build 2:
==> flow/design.v (excerpt) <==
module vgacontrol(  
input PCLK, 				 
input PRESERN, 				 
input PSEL, 				 
input PENABLE, 				 
output wire PREADY, 		 
output wire PSLVERR,		 
input PWRITE,				 
input [31:0] PADDR,			 
input wire [31:0] PWDATA,	 
output reg [31:0] PRDATA,	 
output HS, 
output VS, 
output reg vga_R,
output reg vga_G,
output reg vga_B,
input SW,
input SW2,
input SW3
);
clock: 10.0 ns
lec_check: 0
cap_margin: 20
core_margin: 3
core_utilization: 40
cts_cluster_size: 73
place_density_lb_addon: 0.03
slew_margin: 20
run.sh (not shown) runs the stock make flow with config.mk's settings and CLKGATE_MAP_FILE=.
Build 2 reached the end of the flow, and the finished layout is clean on the timing, design-rule and antenna checks.
--- input diff build 2..build 78 ---
- a change of CORE_MARGIN from 3 to 2
- an added PLACE_DENSITY of 0.6
- a deleted PLACE_DENSITY_LB_ADDON that had been 0.03
- an added SETUP_SLACK_MARGIN of 0.49
- a change of CORE_UTILIZATION from 40 to 66
- a change of CTS_CLUSTER_SIZE from 73 to 41
- an added CTS_CLUSTER_DIAMETER of 52
- a change of the clock period (ns, I/O delays scaled along) from 10.0 to 2.85
- Layout checks on build 78: not met. Flow itself completed; violations: setup timing.
- Cmp build 78 vs build 2: vertical die dimension lower in build 78
- Build 78 does worse than build 2 on internal power component.
- First element of the critical path = syncgen.CounterX[6]: build 78; first element of the critical path = PADDR[1]: build 2
- Build 2 → build 78: power rose about 240%; yosys synthesis chip area about even; total number of vias rose 4499; number of distinct library cell variants in the gate-level netlist after synthesis about even.
Modified inputs, build 58 compared to build 78
- PLACE_DENSITY: 0.6 -> unset
- CTS_CLUSTER_SIZE: 41 -> 23
- CTS_CLUSTER_DIAMETER: 52 -> 94
- SETUP_SLACK_MARGIN: 0.49 -> unset
- CORE_UTILIZATION: 66 -> 72
- PLACE_DENSITY_LB_ADDON: unset -> 0.27
- the clock period (ns, I/O delays scaled along): 2.85 -> 3.21
None of the runs build 58 and build 78 ends with a clean layout. No crash in build 78: every stage finished, but the layout fails its final checks due to setup timing. The flow completed for build 58, but it is not clean: the layout still shows setup timing. Of build 58 and build 78, it is build 58 that has the lower final cell count. Sort build 58 and build 78 by period utilization asc -> top: build 58. Comparing build 58 against build 78, there is no change at all in cell count after synthesis. Diff build 78..build 58 | final hold slack | negligible. Remaining design rule violation count came out exactly the same in build 58 and build 78.
### build 58 -> build 91
- clearing CTS_CLUSTER_SIZE, which used to be 23
- putting PLACE_DENSITY at 0.6 where nothing was set
- putting SETUP_SLACK_MARGIN at 0.58 where nothing was set
- clearing CTS_CLUSTER_DIAMETER, which used to be 94
- swapping 72 for 40 in CORE_UTILIZATION
- clearing PLACE_DENSITY_LB_ADDON, which used to be 0.27
- swapping 3.21 for 4.45 in the clock period (ns, I/O delays scaled along)
Findings:
Total core area: build 91 vs build 58 up 82%
Build 91 and build 58 ended up with roughly the same distinct cell type count of the synthesized netlist.
Build 91 ends up with lower final RePlAce weighted congestion than build 58 does.
Build 91 went all the way through synthesis, placement and routing and the layout is clean on timing, DRC and antenna.
Going from build 58 to build 91, via count of the first global-routing pass shrank by more than 10%.
Design area shrinks slightly when moving from build 58 to build 91.
Total wirelength of the detailed-routed design: lower on build 91
Re synthesis-to-finish area growth: build 58 was higher than build 91.
[build 91 vs build 58] worst path setup slack after routing: higher in build 91
Relative to build 58, the number of buffers added by the clock tree synthesis step of build 91 is higher by 12.

Starting RTL as in the previous note.
Design vgacontrol, start of the top module:
module vgacontrol(  
input PCLK, 				 
input PRESERN, 				 
input PSEL, 				 
input PENABLE, 				 
output wire PREADY, 		 
output wire PSLVERR,		 
input PWRITE,				 
input [31:0] PADDR,			 
input wire [31:0] PWDATA,	 
output reg [31:0] PRDATA,	 
output HS, 
output VS, 
output reg vga_R,
output reg vga_G,
output reg vga_B,
input SW,
input SW2,
input SW3
);
Settings: LEC_CHECK=0, ABC_AREA=1, CAP_MARGIN=0, CORE_MARGIN=6, CORE_UTILIZATION=64, CTS_CLUSTER_DIAMETER=128, CTS_CLUSTER_SIZE=79, MIN_ROUTING_LAYER=met1, PLACE_DENSITY_LB_ADDON=0.06, SETUP_SLACK_MARGIN=0.32, SLEW_MARGIN=25; clock period 2.88 ns.
The starting point died in global routing.
Rerun with:
Settings changed: ABC_AREA 1 to not set, CAP_MARGIN 0 to 20, CORE_MARGIN 6 to 2, CORE_UTILIZATION 64 to 37, CTS_CLUSTER_DIAMETER 128 to not set, CTS_CLUSTER_SIZE 79 to not set, MIN_ROUTING_LAYER met1 to not set, PLACE_DENSITY set to 0.6, PLACE_DENSITY_LB_ADDON 0.06 to not set, SETUP_SLACK_MARGIN 0.32 to not set, SLEW_MARGIN 25 to 20.
Clock period 2.88 ns to 15.7 ns, I/O delays scaled along.
The new run completed without violations.
Synthesized cell count is lower by 22%.
Synthesized area shrinks by about 7%.
Die area grows by 45%.
Rerun with:
Settings changed: CELL_PAD_IN_SITES_GLOBAL_PLACEMENT set to 1, CORE_UTILIZATION 37 to 40, CTS_CLUSTER_DIAMETER set to 127, PLACE_DENSITY 0.6 to not set.
Clock period 15.7 ns to 10.0 ns, I/O delays scaled along.
- The changed run finished with timing, DRC and antenna clean
- setup slack loses 4.8 ns
- clock power grows by about 50%
- clock skew shrinks by 0.018 ns
- synthesized area is unchanged
- global-route usage grows by 3.1 points
- combinational power grows by about 60%
- wire length grows by 7.3%
- die area shrinks by about 7%
- hold slack loses 0.0073 ns
- count of clock-buffer cells in the layout stays the same
Rerun with:
Settings changed: CELL_PAD_IN_SITES_GLOBAL_PLACEMENT 1 to not set, CORE_UTILIZATION 40 to 72, CTS_CLUSTER_DIAMETER 127 to not set, PLACE_DENSITY set to 0.6.
Clock period 10.0 ns to 2.66 ns, I/O delays scaled along.
Now the flow did not get past global routing.
Synthesized cell count does not change.
Synthesized area stays the same.
Die area decreases by 44%.
Rerun with:
Settings changed: ABC_AREA set to 1, SETUP_SLACK_MARGIN set to 0.52, TNS_END_PERCENT set to 5.
What happened: The new run ended with an error in clock tree synthesis with DPL-0033. Synthesized cell count rises by 27%. Die size rises by 7.0%. Synthesized area rises by 7.2%.

## run A
vgacontrol again, from the RTL that the note above started with.
Settings: LEC_CHECK=0, ABC_AREA=1, CAP_MARGIN=20, CORE_ASPECT_RATIO=1.33, CORE_MARGIN=2, CORE_UTILIZATION=72, PLACE_DENSITY=0.6, SLEW_MARGIN=20; clock period 2.51 ns.
The flow ended early for run A: it failed with a tool error in clock tree synthesis.
Here is what was changed in the inputs of run B compared with run A.
--- a/flow/config.mk
+++ b/flow/config.mk
@@ -7,8 +7,9 @@
 export LEC_CHECK = 0
-export ABC_AREA = 1
 export CAP_MARGIN = 20
-export CORE_ASPECT_RATIO = 1.33
 export CORE_MARGIN = 2
 export CORE_UTILIZATION = 72
-export PLACE_DENSITY = 0.6
+export CTS_CLUSTER_DIAMETER = 90
+export CTS_CLUSTER_SIZE = 23
+export PLACE_DENSITY_LB_ADDON = 0.27
+export SETUP_SLACK_MARGIN = 0.85
 export SLEW_MARGIN = 20
==> flow/constraint.sdc <==
create_clock -name core_clock -period 3.11 [get_ports {PCLK}]
set_input_delay 0.6220 -clock core_clock [delete_from_list [all_inputs] [get_ports {PCLK}]]
set_output_delay 0.6220 -clock core_clock [all_outputs]
set_load 0.01 [all_outputs]
Findings:
NOTE: core area in run B falls short of that of run A
In the flow results for run A and run B, the die span in y is larger on run A.
Measured against run A, the number of placement rows of run B comes out at 0.836 times the reference value.
Count of unique library cells instantiated by Yosys ends up higher on run B.
Among run A and run B, the run that stopped before the end is run A, and it is the only one.
What the final checks of run B revealed, after a flow that finished every stage, was a layout that fails on negative setup slack.
In the reports for run A and run B, the smaller total die size belongs to run B.
Note that the post-synthesis cell count recorded for run B amounts to 0.78 times the value seen in run A.
Of run A and run B, the higher sum of net half-perimeters after detailed placement belongs to run A.
On run B: post-placement worst setup slack is 0.71 ns higher than what run A gave.
Run B vs. run A: net count of the mapped netlist fell about 20%, flop and latch count out of synthesis about even.
Lower x dimension of the die goes to run A over run B.
Modified inputs, run C compared to run B
--- a/flow/config.mk
+++ b/flow/config.mk
@@ -7,2 +7,3 @@
 export LEC_CHECK = 0
+export ABC_AREA = 1
 export CAP_MARGIN = 20
@@ -10,6 +11,6 @@
 export CORE_UTILIZATION = 72
-export CTS_CLUSTER_DIAMETER = 90
-export CTS_CLUSTER_SIZE = 23
-export PLACE_DENSITY_LB_ADDON = 0.27
-export SETUP_SLACK_MARGIN = 0.85
+export CTS_CLUSTER_DIAMETER = 374
+export CTS_CLUSTER_SIZE = 99
+export PLACE_DENSITY = 0.37
 export SLEW_MARGIN = 20
+export TNS_END_PERCENT = 5
==> flow/constraint.sdc <==
create_clock -name core_clock -period 2.6 [get_ports {PCLK}]
set_input_delay 0.5200 -clock core_clock [delete_from_list [all_inputs] [get_ports {PCLK}]]
set_output_delay 0.5200 -clock core_clock [all_outputs]
set_load 0.01 [all_outputs]
Findings:
Run C failed in global routing with GRT-0232.
Run C ends up with lower setup fix buffers added after clock tree synthesis than run B does.
Row chip area estimate from yosys synthesis: run C higher / run B lower
Diff run B -> run C: average cell area after synthesis lower; quantity of gates resized following cts fell 25; cell area after placement has increased; placeable core region went up by 7.6%.
Diff run B and run C: cell total in the yosys stat output lower in run B
Input-level comparison between run D and run C:
--- a/flow/config.mk
+++ b/flow/config.mk
@@ -7,10 +7,6 @@
 export LEC_CHECK = 0
-export ABC_AREA = 1
 export CAP_MARGIN = 20
 export CORE_MARGIN = 2
-export CORE_UTILIZATION = 72
-export CTS_CLUSTER_DIAMETER = 374
-export CTS_CLUSTER_SIZE = 99
-export PLACE_DENSITY = 0.37
+export CORE_UTILIZATION = 43
+export PLACE_DENSITY = 0.6
 export SLEW_MARGIN = 20
-export TNS_END_PERCENT = 5
==> flow/constraint.sdc <==
create_clock -name core_clock -period 4.45 [get_ports {PCLK}]
set_input_delay 0.8900 -clock core_clock [delete_from_list [all_inputs] [get_ports {PCLK}]]
set_output_delay 0.8900 -clock core_clock [all_outputs]
set_load 0.01 [all_outputs]
==> results <==
Run D was carried through to the last stage, and its layout satisfied the timing, design-rule and antenna checks.
Mean area per synthesized cell: run D > run C
Taking run C over run D, the netlist area before placement ratio works out to 1.07.
The pre-placement core utilization of run D is lower than that of run C.
Note that the instance tally after logic synthesis recorded for run D amounts to 0.78 times the value seen in run C.
Die: run D bigger than run C
Number of placed instances, taps included: run D vs run C down about 23%
Summary: with run C as the reference, count of instantiated cells in the yosys netlist in run D moved down by more than 10%.
Run D has chip area from the yosys synthesis statistics below what run C had.
Run D does better than run C on HPWL after detailed placement.
The vertical die dimension number comes out higher for run D vs run C.

run 1:
vgacontrol again, from the RTL that the note above started with.
export LEC_CHECK = 0
export CAP_MARGIN = 0
export CORE_MARGIN = 2
export CORE_UTILIZATION = 72
export CTS_CLUSTER_DIAMETER = 94
export CTS_CLUSTER_SIZE = 23
export PLACE_DENSITY_LB_ADDON = 0.27
export SLEW_MARGIN = 20
create_clock -name core_clock -period 2.8 [get_ports {PCLK}]
The log for run 1 ends in 5_1_grt with error GRT-0116, so the run never completed.
diff inputs: run 1 => run 2
- ABC_AREA: unset -> 1
- CORE_UTILIZATION: 72 -> 71
- CAP_MARGIN: 0 -> 20
- PLACE_DENSITY_LB_ADDON: 0.27 -> unset
- CTS_CLUSTER_SIZE: 23 -> 99
- PLACE_DENSITY: unset -> 0.6
- CTS_CLUSTER_DIAMETER: 94 -> unset
- the clock period (ns, I/O delays scaled along): 2.8 -> 5.47
--- outcome ---
Diff run 1 -> run 2: die outline width rose about 4%, chip area rose 8.5%, count of instantiated cells in the yosys netlist rose 512. Looking at total number of placement rows, run 2 sits about 6% above run 1. Run 2 | stages: all done | timing, DRC, antenna: all pass. Run 1 did not finish; a tool error ended it in 5_1_grt.

vgacontrol again, from the RTL that the note above started with.
clock: 3.54 ns
lec_check: 0
cap_margin: 35
cell_pad_in_sites_global_placement: 0
core_margin: 2
core_utilization: 15
cts_cluster_size: 42
gpl_timing_driven: 0
min_routing_layer: met1
place_density: 0.87
setup_slack_margin: -0.29
slew_margin: 20
tns_end_percent: 70
The starting point completed, yet does not pass: setup timing.
Change:
ABC_AREA = 1   (was default)
CAP_MARGIN = 20   (was 35)
CELL_PAD_IN_SITES_GLOBAL_PLACEMENT = default   (was 0)
CORE_UTILIZATION = 72   (was 15)
CTS_CLUSTER_DIAMETER = 399   (was default)
CTS_CLUSTER_SIZE = default   (was 42)
GPL_TIMING_DRIVEN = default   (was 0)
MIN_ROUTING_LAYER = default   (was met1)
PLACE_DENSITY = 0.6   (was 0.87)
SETUP_SLACK_MARGIN = default   (was -0.29)
TNS_END_PERCENT = default   (was 70)
clock period = 2.51 ns   (was 3.54 ns; I/O delays follow)
Now the flow died in 4_1_cts on DPL-0038; area after synthesis came out higher by 7.2%; die size came out lower by about 80%; synthesized cell count came out higher by about 27%.
Change:
ABC_AREA = default   (was 1)
CORE_UTILIZATION = 70   (was 72)
CTS_CLUSTER_DIAMETER = default   (was 399)
CTS_CLUSTER_SIZE = 24   (was default)
clock period = 2.77 ns   (was 2.51 ns; I/O delays follow)
=> Now the flow aborted during 5_1_grt, error GRT-0232; die area came out lower by a few percent; synthesized cell count came out lower by about a fifth; area after synthesis came out lower by a few percent.
Change:
CORE_UTILIZATION = 40   (was 70)
CTS_CLUSTER_SIZE = default   (was 24)
clock period = 4.45 ns   (was 2.77 ns; I/O delays follow)
After rerunning:
- This time the run finished clean
- die area is higher by well over a third
- synthesized area is unchanged
- synthesized cell count stays the same

Setup of the baseline:
Starting RTL as in the previous note.
export LEC_CHECK = 0
export ABC_AREA = 0
export CAP_MARGIN = 0
export CELL_PAD_IN_SITES_DETAIL_PLACEMENT = 1
export CORE_MARGIN = 6
export CORE_UTILIZATION = 69
export CTS_CLUSTER_DIAMETER = 96
export GPL_TIMING_DRIVEN = 0
export MAX_ROUTING_LAYER = met4
export MIN_ROUTING_LAYER = met1
export PLACE_DENSITY_LB_ADDON = 0.06
export SETUP_SLACK_MARGIN = 0.12
export SLEW_MARGIN = 25
export TNS_END_PERCENT = 70
create_clock -name core_clock -period 2.88 [get_ports {PCLK}]
FAIL the baseline @ 3_5_place_dp: tool exited with error
Input-level comparison between the candidate and the baseline:
- HOLD_SLACK_MARGIN: unset -> 0.11
- CTS_CLUSTER_SIZE: unset -> 99
- ABC_AREA: 0 -> 1
- GPL_ROUTABILITY_DRIVEN: unset -> 0
- CORE_ASPECT_RATIO: unset -> 0.74
- CORE_MARGIN: 6 -> 2
- CELL_PAD_IN_SITES_DETAIL_PLACEMENT: 1 -> 2
- GPL_TIMING_DRIVEN: 0 -> 1
- PLACE_DENSITY_LB_ADDON: 0.06 -> 0.07
- SLEW_MARGIN: 25 -> 20
- the clock period (ns, I/O delays scaled along): 2.88 -> 5.75
## What came out
Status: the baseline FAILED at 3_5_place_dp (tool error)
Seen in the log of the candidate: DPL-0033 during 3_5_place_dp, after which the run never completed.
Relative to the baseline, portion of the post-synthesis area used by sequential elements decreased by 2.5 points in the candidate.
Re post-synth tally of flip-flops with integrated enable: no difference whatsoever between the baseline and the candidate.
The floorplan utilization reported for the candidate is smaller than that of the baseline by 1.1 points.
Relative to the baseline, post-synthesis cell count from yosys increased by about 27% in the candidate.
When the final numbers for the baseline and the candidate were put side by side, the post-synthesis chip area from yosys turned out to be greater in the candidate.
Taking the baseline as the reference point, the simple-gate share of the synthesized area of the candidate rises by 3.1 points.
Between the candidate and the baseline, it is the candidate whose number of instances in the synthesized netlist is higher, by 27%.
[the candidate vs the baseline] die width: higher in the candidate
In the candidate, synthesized area is higher than in the baseline.

Starting RTL as in the previous note.
make LEC_CHECK=0 CAP_MARGIN=20 CELL_PAD_IN_SITES_DETAIL_PLACEMENT=1 CORE_ASPECT_RATIO=0.75 CORE_MARGIN=3 CORE_UTILIZATION=40 CTS_CLUSTER_SIZE=73 MIN_ROUTING_LAYER=met2 PLACE_DENSITY_LB_ADDON=0.03 SLEW_MARGIN=20 finish   # period 10.0 ns
Next try:
CAP_MARGIN = 25   (was 20)
CELL_PAD_IN_SITES_GLOBAL_PLACEMENT = 3   (was unset)
CORE_ASPECT_RATIO = 0.83   (was 0.75)
CTS_CLUSTER_SIZE = 37   (was 73)
GPL_ROUTABILITY_DRIVEN = 0   (was unset)
TNS_END_PERCENT = 10   (was unset)
clock period = 3.41 ns   (was 10.0 ns; I/O delays follow)
The new run went through all stages and came out clean.
Routed wire length came out lower by a few percent.
Setup slack loses 5.1 ns.
Final area came out higher by a few percent.
Area after synthesis stays the same.
Power and IR drop assume default switching activity.
